==> inputs of 03-17 <==
==> flow/design.v <==
module conv_1d #(
    parameter DATA_WIDTH  = 8,
    parameter KERNEL_SIZE = 16
) (
    input logic clk,
    input logic arst_n,
    input  logic [DATA_WIDTH-1:0] signal_data,
    input  logic                  signal_vld,
    input  logic                  signal_last,
    output logic                  signal_rdy,
    input  logic [KERNEL_SIZE*DATA_WIDTH-1:0] kernel,
    output logic [DATA_WIDTH*2+$clog2(KERNEL_SIZE)-1:0] result_data,
    output logic                    result_vld,
    output logic                    result_last,
    input  logic                    result_rdy
);
  localparam PRODUCT_WIDTH = (DATA_WIDTH * 2);
  localparam RESULT_WIDTH  = PRODUCT_WIDTH + $clog2(KERNEL_SIZE);
  logic [KERNEL_SIZE-1:0][DATA_WIDTH-1:0] signal_buf;
  logic shift_vld;
  logic shift_last;
  always_ff @(posedge clk or negedge arst_n) begin
    if (!arst_n) begin
      signal_buf <= '0;
      shift_vld <= 1'b0;
      shift_last <= 1'b0;
    end else begin 
      if (signal_vld) begin  
        signal_buf <= {signal_data, signal_buf[KERNEL_SIZE-1:1]}; 
      end
      shift_vld <= signal_vld;
      shift_last <= signal_vld & signal_last;
    end
  end
  logic [KERNEL_SIZE-1:0][PRODUCT_WIDTH-1:0] products;
  always_comb begin
    for (int i = 0; i < KERNEL_SIZE; i++) begin
      products[i] = kernel[i*DATA_WIDTH +: DATA_WIDTH] * signal_buf[i];
    end
  end
  logic [KERNEL_SIZE-1:0][PRODUCT_WIDTH-1:0] products_buf;
  logic products_vld;
  logic products_last;
  always_ff @(posedge clk or negedge arst_n) begin
    if (!arst_n) begin
      products_buf <= '0;
      products_vld <= 1'b0;
      products_last <= 1'b0;
    end else begin
      products_buf <= products;
      products_vld <= shift_vld;
      products_last <= shift_last;
    end
  end
  logic [RESULT_WIDTH-1:0] sum;
  always_comb begin
    sum = 0;
    for (int i = 0; i < KERNEL_SIZE; i++) begin
      sum += products_buf[i];
    end
  end
  logic [RESULT_WIDTH-1:0] sum_buf;
  logic sum_vld;
  logic sum_last;
  always_ff @(posedge clk or negedge arst_n) begin
    if (!arst_n) begin
      sum_buf <= '0;
      sum_vld <= 1'b0;
      sum_last <= 1'b0;
    end else begin
      sum_buf <= sum;
      sum_vld <= products_vld;
      sum_last <= products_last;
    end
  end
  assign result_data = sum_buf;
  assign result_vld  = sum_vld;
  assign result_last = sum_last;
  assign signal_rdy  = 1'b1;
endmodule
==> flow/run.sh <==
#!/bin/bash
# the make line also repeats each setting of config.mk as NAME=value (left out here)
make -C /OpenROAD-flow-scripts/flow DESIGN_CONFIG=/design/flow/config.mk WORK_HOME=/design/flow/orfs CLKGATE_MAP_FILE= finish
==> flow/config.mk <==
export PLATFORM = sky130hd
export DESIGN_NAME = conv_1d
export DESIGN_NICKNAME = conv_1d
export VERILOG_FILES = /design/flow/design.v
export SDC_FILE = /design/flow/constraint.sdc
export NUM_CORES = 4
export LEC_CHECK = 0
export CAP_MARGIN = 20
export CORE_MARGIN = 2
export CORE_UTILIZATION = 72
export CTS_CLUSTER_SIZE = 24
export SETUP_SLACK_MARGIN = 0.68
export SLEW_MARGIN = 20
==> flow/constraint.sdc <==
create_clock -name core_clock -period 5.21 [get_ports {clk}]
set_input_delay 1.0420 -clock core_clock [delete_from_list [all_inputs] [get_ports {clk}]]
set_output_delay 1.0420 -clock core_clock [all_outputs]
set_load 0.01 [all_outputs]
==> 05-10 (differences from 03-17) <==
Settings changed: CAP_MARGIN 20 to 5, CELL_PAD_IN_SITES_DETAIL_PLACEMENT set to 0, CELL_PAD_IN_SITES_GLOBAL_PLACEMENT set to 2, CORE_UTILIZATION 72 to 28, CTS_CLUSTER_SIZE 24 to unset, GPL_ROUTABILITY_DRIVEN set to 0, MIN_ROUTING_LAYER set to met2, PLACE_DENSITY_LB_ADDON set to 0.03, SETUP_SLACK_MARGIN 0.68 to unset.
==> flow/constraint.sdc (replaced) <==
create_clock -name core_clock -period 7.49 [get_ports {clk}]
set_input_delay 1.4980 -clock core_clock [delete_from_list [all_inputs] [get_ports {clk}]]
set_output_delay 1.4980 -clock core_clock [all_outputs]
set_load 0.01 [all_outputs]
==> results <==
item	03-17	05-10
Run status	complete, but fails checks	complete, no violations
Layout check failures	negative setup slack	-
Number of violations reported at the end of detailed-routing iteration 0	2,246	3,086
Highest clock rate	183 MHz	162 MHz
Critical path data arrival time	5.98 ns	6.77 ns
Total number of H-tree levels	2	3
Die Wd	271 microns	432 microns
# placed instances	6,491	7,600
Most congested layer reported by global routing	met2	met3
Largest net degree at the start of global routing	122	125
Met3 wire length	8530 microns	68,900 microns
Non-clock buffer area fraction after layout	7.33%	3.06%
Share of the cycle needed by the critical path after routing	105%	82.3%
Met1 track demand over resource	46.1%	0%
Layout fillers	4,047	19,100


==> inputs of 06-17 <==
// conv_1d: RTL as listed in full above, without the edits since
Settings: LEC_CHECK=0, ABC_AREA=0, CAP_MARGIN=20, CELL_PAD_IN_SITES_GLOBAL_PLACEMENT=1, CORE_ASPECT_RATIO=1.01, CORE_MARGIN=10, CORE_UTILIZATION=40, HOLD_SLACK_MARGIN=-0.03, PLACE_DENSITY=0.39, SETUP_SLACK_MARGIN=0.53, SLEW_MARGIN=40, TNS_END_PERCENT=40; clock period 6.0 ns.
run.sh (not shown) runs the stock make flow with config.mk's settings and CLKGATE_MAP_FILE=.
==> inputs of 01-07, as changes to 06-17 <==
Settings changed: ABC_AREA 0 to unset, CELL_PAD_IN_SITES_GLOBAL_PLACEMENT 1 to unset, CORE_ASPECT_RATIO 1.01 to unset, CORE_MARGIN 10 to 2, CORE_UTILIZATION 40 to 58, CTS_CLUSTER_DIAMETER set to 331, CTS_CLUSTER_SIZE set to 22, HOLD_SLACK_MARGIN -0.03 to unset, PLACE_DENSITY 0.39 to unset, SETUP_SLACK_MARGIN 0.53 to unset, SLEW_MARGIN 40 to 20, TNS_END_PERCENT 40 to 5.
==> flow/constraint.sdc (replaced) <==
create_clock -name core_clock -period 3.25 [get_ports {clk}]
set_input_delay 0.6500 -clock core_clock [delete_from_list [all_inputs] [get_ports {clk}]]
set_output_delay 0.6500 -clock core_clock [all_outputs]
set_load 0.01 [all_outputs]
==> results <==
06-17 produced a clean layout. 01-07 produced a layout that fails on setup timing. Between 01-07 and 06-17, the lower utilization is in 06-17 (gap 26 points). Between 06-17 and 01-07, the lower worst setup slack is in 01-07 (gap 2.6 ns).


==> exp/yarrow <==
RTL: the design.v shown in full above, as it stands there.
Settings: LEC_CHECK=0, CAP_MARGIN=20, CORE_MARGIN=2, CORE_UTILIZATION=57, SLEW_MARGIN=20, TNS_END_PERCENT=5; clock period 4.83 ns.
==> inputs of exp/raven, as changes to exp/yarrow <==
Settings changed: CORE_UTILIZATION 57 to 72, CTS_CLUSTER_SIZE set to 15, SETUP_SLACK_MARGIN set to 0.81, TNS_END_PERCENT 5 to unset.
==> flow/constraint.sdc (replaced) <==
create_clock -name core_clock -period 5.61 [get_ports {clk}]
set_input_delay 1.1220 -clock core_clock [delete_from_list [all_inputs] [get_ports {clk}]]
set_output_delay 1.1220 -clock core_clock [all_outputs]
set_load 0.01 [all_outputs]
==> notes <==
Of exp/yarrow and exp/raven, exp/raven has the higher global-route usage (gap 6.1 points).
In exp/yarrow the worst setup slack is lower than in exp/raven, by 0.64 ns.
Against exp/raven, the sequential share of layout area of exp/yarrow is lower by 0.71 points.
Critical path depth is the same in exp/yarrow and exp/raven.
exp/yarrow completed and failed the layout checks on setup timing. exp/raven ran to the end with no violations.
==> figures <==
| quantity | exp/raven | exp/yarrow |
|---|---|---|
| Status | timing/DRC/antenna clean | failed layout checks |
| Violated checks | - | setup timing |
| Final area over synthesized area | 1.1263x | 1.1731x |
| Detailed-route wire length | 120700 um | 122200 um |
| Highest Clock Rate | 0.1836 GHz | 0.1885 GHz |
| CP Data Required Time | 6.14 ns | 5.40 ns |
| Reg area | 10260 um^2 | 10260 um^2 |
| Cell area after layout | 57760 um^2 | 60160 um^2 |
| Number of global-route vias before repair | 38560 | 38460 |
| Area inside the core boundary | 70270 um^2 | 89600 um^2 |
| Count of inserted antenna diode cells | 0 | 1 |


==> inputs of 07-13 <==
Starts from the design.v that is shown in full above.
==> flow/config.mk <==
export PLATFORM = sky130hd
export DESIGN_NAME = conv_1d
export DESIGN_NICKNAME = conv_1d
export VERILOG_FILES = /design/flow/design.v
export SDC_FILE = /design/flow/constraint.sdc
export NUM_CORES = 4
export LEC_CHECK = 0
export CAP_MARGIN = 20
export CORE_MARGIN = 2
export CORE_UTILIZATION = 70
export SLEW_MARGIN = 20
==> flow/constraint.sdc <==
create_clock -name core_clock -period 5.26 [get_ports {clk}]
set_input_delay 1.0520 -clock core_clock [delete_from_list [all_inputs] [get_ports {clk}]]
set_output_delay 1.0520 -clock core_clock [all_outputs]
set_load 0.01 [all_outputs]
==> inputs of 04-09, as changes to 07-13 <==
CORE_UTILIZATION = 40   (was 70)
==> flow/constraint.sdc (replaced) <==
create_clock -name core_clock -period 5.78 [get_ports {clk}]
set_input_delay 1.1560 -clock core_clock [delete_from_list [all_inputs] [get_ports {clk}]]
set_output_delay 1.1560 -clock core_clock [all_outputs]
set_load 0.01 [all_outputs]
==> results <==
Between 07-13 and 04-09, the lower wire length is in 07-13 (gap 1.5%, measured against 04-09).
In critical path depth, 07-13 and 04-09 do not differ.
In 07-13 the die size is lower than in 04-09, by about 40%.
Register-to-register slack: 04-09 is higher than 07-13 (0.36 ns).
Between 04-09 and 07-13, the lower via count is in 04-09 (gap 4.0%, measured against 07-13).
Against 07-13, the worst hold slack of 04-09 is worse by 0.0031 ns.
04-09 went through all stages and came out clean. 07-13 ran to the end with violations: negative setup slack.
Between 07-13 and 04-09, the lower cell area is in 04-09 (gap about 0.9%, measured against 04-09).
==> figures <==
quantity	07-13	04-09
Run status	complete, but fails checks	finished clean
Reasons for failing layout checks	negative setup slack	-
Skew-Pair Late Insertion Delay	0.61 ns	0.63 ns
TNS Setup	-0.340 ns	0 ns
Reg2reg setup slack	-0.09 ns	0.27 ns
Fmax	187 MHz	181 MHz
Non-filler instance count after layout	6,574	7,106
CTS resizes	10	1
Chip area	75,400 µm²	131,000 µm²
Detail-routed net length per standard cell	18.0 µm	16.9 µm
Shortest period the worst path allows	5.35 ns	5.51 ns
Final setup violation count	5	0


==> inputs of v39 <==
RTL: the design.v shown in full above, as it stands there.
Settings: LEC_CHECK=0, CAP_MARGIN=10, CORE_MARGIN=2, CORE_UTILIZATION=72, HOLD_SLACK_MARGIN=0.3, SETUP_SLACK_MARGIN=0.67, SLEW_MARGIN=30, TNS_END_PERCENT=5; clock period 5.17 ns.
==> v18 (differences from v39) <==
- CAP_MARGIN: 10 -> 20
- CORE_UTILIZATION: 72 -> 70
- HOLD_SLACK_MARGIN: 0.3 -> default
- SETUP_SLACK_MARGIN: 0.67 -> 1.36
- SLEW_MARGIN: 30 -> 20
- TNS_END_PERCENT: 5 -> default
==> flow/constraint.sdc (replaced) <==
create_clock -name core_clock -period 4.74 [get_ports {clk}]
set_input_delay 0.9480 -clock core_clock [delete_from_list [all_inputs] [get_ports {clk}]]
set_output_delay 0.9480 -clock core_clock [all_outputs]
set_load 0.01 [all_outputs]
==> comparison <==
v39 completed, yet does not pass: setup timing. v18 reached the layout checks and failed them: setup timing. Of v39 and v18, v18 has the higher via count (gap about 7%, measured against v18). Against v18, the clock-buffer cell count of v39 is higher by 9. Of v39 and v18, v39 has the higher sequential share of layout area (gap 1.2 points). Of v39 and v18, v18 has the higher cell area (gap 8.2%, measured against v18). Flip-flop count is the same in v39 and v18.
==> figures <==
| metric | v18 | v39 |
|---|---|---|
| Status | complete, but fails checks | complete, but fails checks |
| Reasons for failing layout checks | setup timing | setup timing |
| Cell at the slowest stage of the critical path | sky130_fd_sc_hd__fa_1 | sky130_fd_sc_hd__fa_2 |
| Chip area | 75400 µm² | 73400 µm² |
| Tally of OpenROAD warnings | 40 | 34 |
| Number of nets in the layout | 7602 | 7170 |
| Logic cell area | 39400 µm² | 37600 µm² |
| Number of global-route vias before repair | 43120 | 40142 |
| Number of antenna violations at the first check in global routing | 5 | 3 |
| Largest net degree at the start of global routing | 110 | 121 |


==> willow: inputs <==
// conv_1d: RTL as listed in full above, without the edits since
clock: 5.26 ns
lec_check: 0
cap_margin: 10
core_aspect_ratio: 0.71
core_margin: 2
core_utilization: 72
cts_cluster_size: 100
setup_slack_margin: 0.71
slew_margin: 20
tns_end_percent: 75
==> nickel (differences from willow) <==
Settings changed: CAP_MARGIN 10 to 20, CORE_ASPECT_RATIO 0.71 to default, CTS_CLUSTER_SIZE 100 to 15, PLACE_DENSITY from default to 0.95, SETUP_SLACK_MARGIN 0.71 to 0.81, TNS_END_PERCENT 75 to default.
==> flow/constraint.sdc (replaced) <==
create_clock -name core_clock -period 5.47 [get_ports {clk}]
set_input_delay 1.0940 -clock core_clock [delete_from_list [all_inputs] [get_ports {clk}]]
set_output_delay 1.0940 -clock core_clock [all_outputs]
set_load 0.01 [all_outputs]
==> lagoon (differences from willow) <==
Settings changed: CAP_MARGIN 10 to 0, CORE_ASPECT_RATIO 0.71 to default, CTS_CLUSTER_SIZE 100 to default, SETUP_SLACK_MARGIN 0.71 to -0.02, TNS_END_PERCENT 75 to default.
==> flow/constraint.sdc (replaced) <==
create_clock -name core_clock -period 5.62 [get_ports {clk}]
set_input_delay 1.1240 -clock core_clock [delete_from_list [all_inputs] [get_ports {clk}]]
set_output_delay 1.1240 -clock core_clock [all_outputs]
set_load 0.01 [all_outputs]
==> comparison <==
- willow finished with negative setup slack left. nickel never finished: it broke off in global routing, error ODB-0269. lagoon went through all stages and came out clean.
- In lagoon the first-iteration DRC count is smaller than in willow, by about 16%.
- Against lagoon, the critical path depth of willow is higher by 3.
- Between willow and lagoon, the lower count of clock-buffer cells in the layout is in willow (gap 3).
- Between lagoon and willow, the lower fmax is in lagoon (gap about 2.5%, measured against willow).
- Hold slack: lagoon is higher than willow (0.0063 ns).
- Between willow and lagoon, the lower final area is in lagoon (gap about 3.8%, measured against lagoon).
- Between willow and lagoon, the lower wire length is in lagoon (gap about 6%, measured against lagoon).
- Synthesized area is the same in lagoon and nickel.
- Against willow, the non-clock buffer count of lagoon is lower by 167.
==> figures <==
Run status: willow complete, but fails checks; lagoon finished clean; nickel did not finish
Stage where the flow stopped: willow -; lagoon -; nickel global routing
Reasons for failing layout checks: willow negative setup slack; lagoon -; nickel -
Hold Path Depth: willow 0; lagoon 0; nickel -
Largest clock skew in the final design: willow 0.0265 ns; lagoon 0.0218 ns; nickel -
Final non-clock buffer share: willow 6.89%; lagoon 5.13%; nickel -
Post-CTS Setup Inserts: willow 12; lagoon 0; nickel 19
Num CTS Buffers: willow 46; lagoon 50; nickel 45
Comb_multi_in: willow 3501; lagoon 3501; nickel -
Slew Limit Fails: willow 0; lagoon 0; nickel -
Hold endpoint: willow sum_last; lagoon products_last; nickel -
Number of logged tool warnings: willow 35; lagoon 33; nickel -
Met3 WL: willow 10.3 mm; lagoon 7.31 mm; nickel -
Startpoint Class: willow register; lagoon register; nickel -
Worst Max-Slew Pin Slew: willow 0.868 ns; lagoon 0.851 ns; nickel -
Net total in the final layout: willow 7127; lagoon 6964; nickel -
Element type at the critical path end: willow register; lagoon register; nickel -
Area grow syn2layout: willow 14.8%; lagoon 10.6%; nickel -
Non-clk bufs: willow 495; lagoon 328; nickel -
